==> v15 <==
## datapath
module datapath(output [6:0] display, days, output [3:0] segment, output am, pm, dblink, Sound, Vcc_out, input Next, Up, SetTime, SetAlarm, Snooze, Stop, Mute, Clr, Clk_sys);
==> flow/config.mk <==
export PLATFORM = sky130hd
export DESIGN_NAME = datapath
export DESIGN_NICKNAME = datapath
export VERILOG_FILES = /design/flow/design.v
export SDC_FILE = /design/flow/constraint.sdc
export NUM_CORES = 4
export LEC_CHECK = 0
export CAP_MARGIN = 40
export CORE_MARGIN = 2
export CORE_UTILIZATION = 72
export CTS_CLUSTER_SIZE = 19
export PLACE_DENSITY_LB_ADDON = 0.28
export SETUP_SLACK_MARGIN = 0.55
export SLEW_MARGIN = 20
==> flow/constraint.sdc <==
create_clock -name core_clock -period 4.68 [get_ports {Clk_sys}]
set_input_delay 0.9360 -clock core_clock [delete_from_list [all_inputs] [get_ports {Clk_sys}]]
set_output_delay 0.9360 -clock core_clock [all_outputs]
set_load 0.01 [all_outputs]
run.sh (not shown) runs the stock make flow with config.mk's settings and CLKGATE_MAP_FILE=.
==> inputs of v33, as changes to v15 <==
CAP_MARGIN = 20   (was 40)
CORE_UTILIZATION = 40   (was 72)
CTS_CLUSTER_SIZE = default   (was 19)
PLACE_DENSITY_LB_ADDON = default   (was 0.28)
SETUP_SLACK_MARGIN = default   (was 0.55)
==> flow/constraint.sdc (replaced) <==
create_clock -name core_clock -period 8.42 [get_ports {Clk_sys}]
set_input_delay 1.6840 -clock core_clock [delete_from_list [all_inputs] [get_ports {Clk_sys}]]
set_output_delay 1.6840 -clock core_clock [all_outputs]
set_load 0.01 [all_outputs]
==> inputs of v5, as changes to v15 <==
CAP_MARGIN = 20   (was 40)
CORE_UTILIZATION = 58   (was 72)
CTS_CLUSTER_SIZE = default   (was 19)
PLACE_DENSITY_LB_ADDON = default   (was 0.28)
SETUP_SLACK_MARGIN = default   (was 0.55)
==> flow/constraint.sdc (replaced) <==
create_clock -name core_clock -period 8.42 [get_ports {Clk_sys}]
set_input_delay 1.6840 -clock core_clock [delete_from_list [all_inputs] [get_ports {Clk_sys}]]
set_output_delay 1.6840 -clock core_clock [all_outputs]
set_load 0.01 [all_outputs]
==> inputs of v32, as changes to v15 <==
CAP_MARGIN = 20   (was 40)
CORE_UTILIZATION = 40   (was 72)
CTS_CLUSTER_SIZE = default   (was 19)
PLACE_DENSITY_LB_ADDON = default   (was 0.28)
SETUP_SLACK_MARGIN = default   (was 0.55)
==> flow/constraint.sdc (replaced) <==
create_clock -name core_clock -period 5.19 [get_ports {Clk_sys}]
set_input_delay 1.0380 -clock core_clock [delete_from_list [all_inputs] [get_ports {Clk_sys}]]
set_output_delay 1.0380 -clock core_clock [all_outputs]
set_load 0.01 [all_outputs]
==> notes <==
Between v33 and v15, the lower hold slack is in v15 (gap 0.033 ns).
Power: v5 is larger than v33 (about 1.5%).
Register-to-register slack: v5 is better than v15 (3.6 ns).
Between v15 and v5, the lower setup slack is in v15 (gap 1.6 ns).
Area after synthesis is the same in v15 and v33.
Against v5, the clock-buffer cell count of v32 is lower by 7.
Sequential share of layout area, highest first: v5, v33, v32, v15.
Clock skew: v15 < v33 < v32 < v5.
==> figures <==
Number of tap cells inserted: v5 324; v33 455; v15 265; v32 455
IR Drop Worst-Case VDD: v5 0.0001916 V; v33 0.0001581 V; v15 0.0004097 V; v32 0.0002973 V
Resize count post-CTS: v5 0; v33 0; v15 23; v32 0
Width of the die: v5 160.1 µm; v33 192.0 µm; v15 144.1 µm; v32 192.0 µm
Capture point of the worst reg-to-reg path: v5 set_time.min_2.COUNT[2]; v33 set_time.min_2.COUNT[0]; v15 reg_module.r0.Q[3]; v32 set_time.min_2.COUNT[1]
Result of the run: v5 complete, no violations; v33 complete, no violations; v15 complete, no violations; v32 complete, no violations
Worst-case clock skew: v5 0.01774 ns; v33 0.01221 ns; v15 0.009250 ns; v32 0.01689 ns
Dpl hpwl: v5 23790 µm; v33 24580 µm; v15 24830 µm; v32 25260 µm
Area Overhead vs Synth: v5 9.067%; v33 9.758%; v15 10.99%; v32 10.86%
Max power group: v5 combinational logic; v33 registers; v15 combinational logic; v32 registers
Maximum number of pins on one net before global-route repair: v5 100; v33 124; v15 109; v32 117
Final setup slack of the worst path: v5 2.138 ns; v33 2.413 ns; v15 0.5264 ns; v32 0.3901 ns
Startpoint of the worst register-to-register path: v5 cu1.flipflopB.Q; v33 cu1.flipflopB.Q; v15 cu1.flipflopA.Q; v32 cu1.flipflopB.Q
Vias/cell: v5 6.190; v33 5.817; v15 6.811; v32 5.763
Pre-CTS setup slack: v5 2.816 ns; v33 3.018 ns; v15 0.4639 ns; v32 0.6632 ns
Fraction of cell area in non-clock buffers: v5 0.03004; v33 0.02945; v15 0.04564; v32 0.03411
Global-route wire length before repair: v5 59990 µm; v33 60950 µm; v15 61290 µm; v32 60800 µm
No activity file was given, so power comes from the tool's default toggle rates.
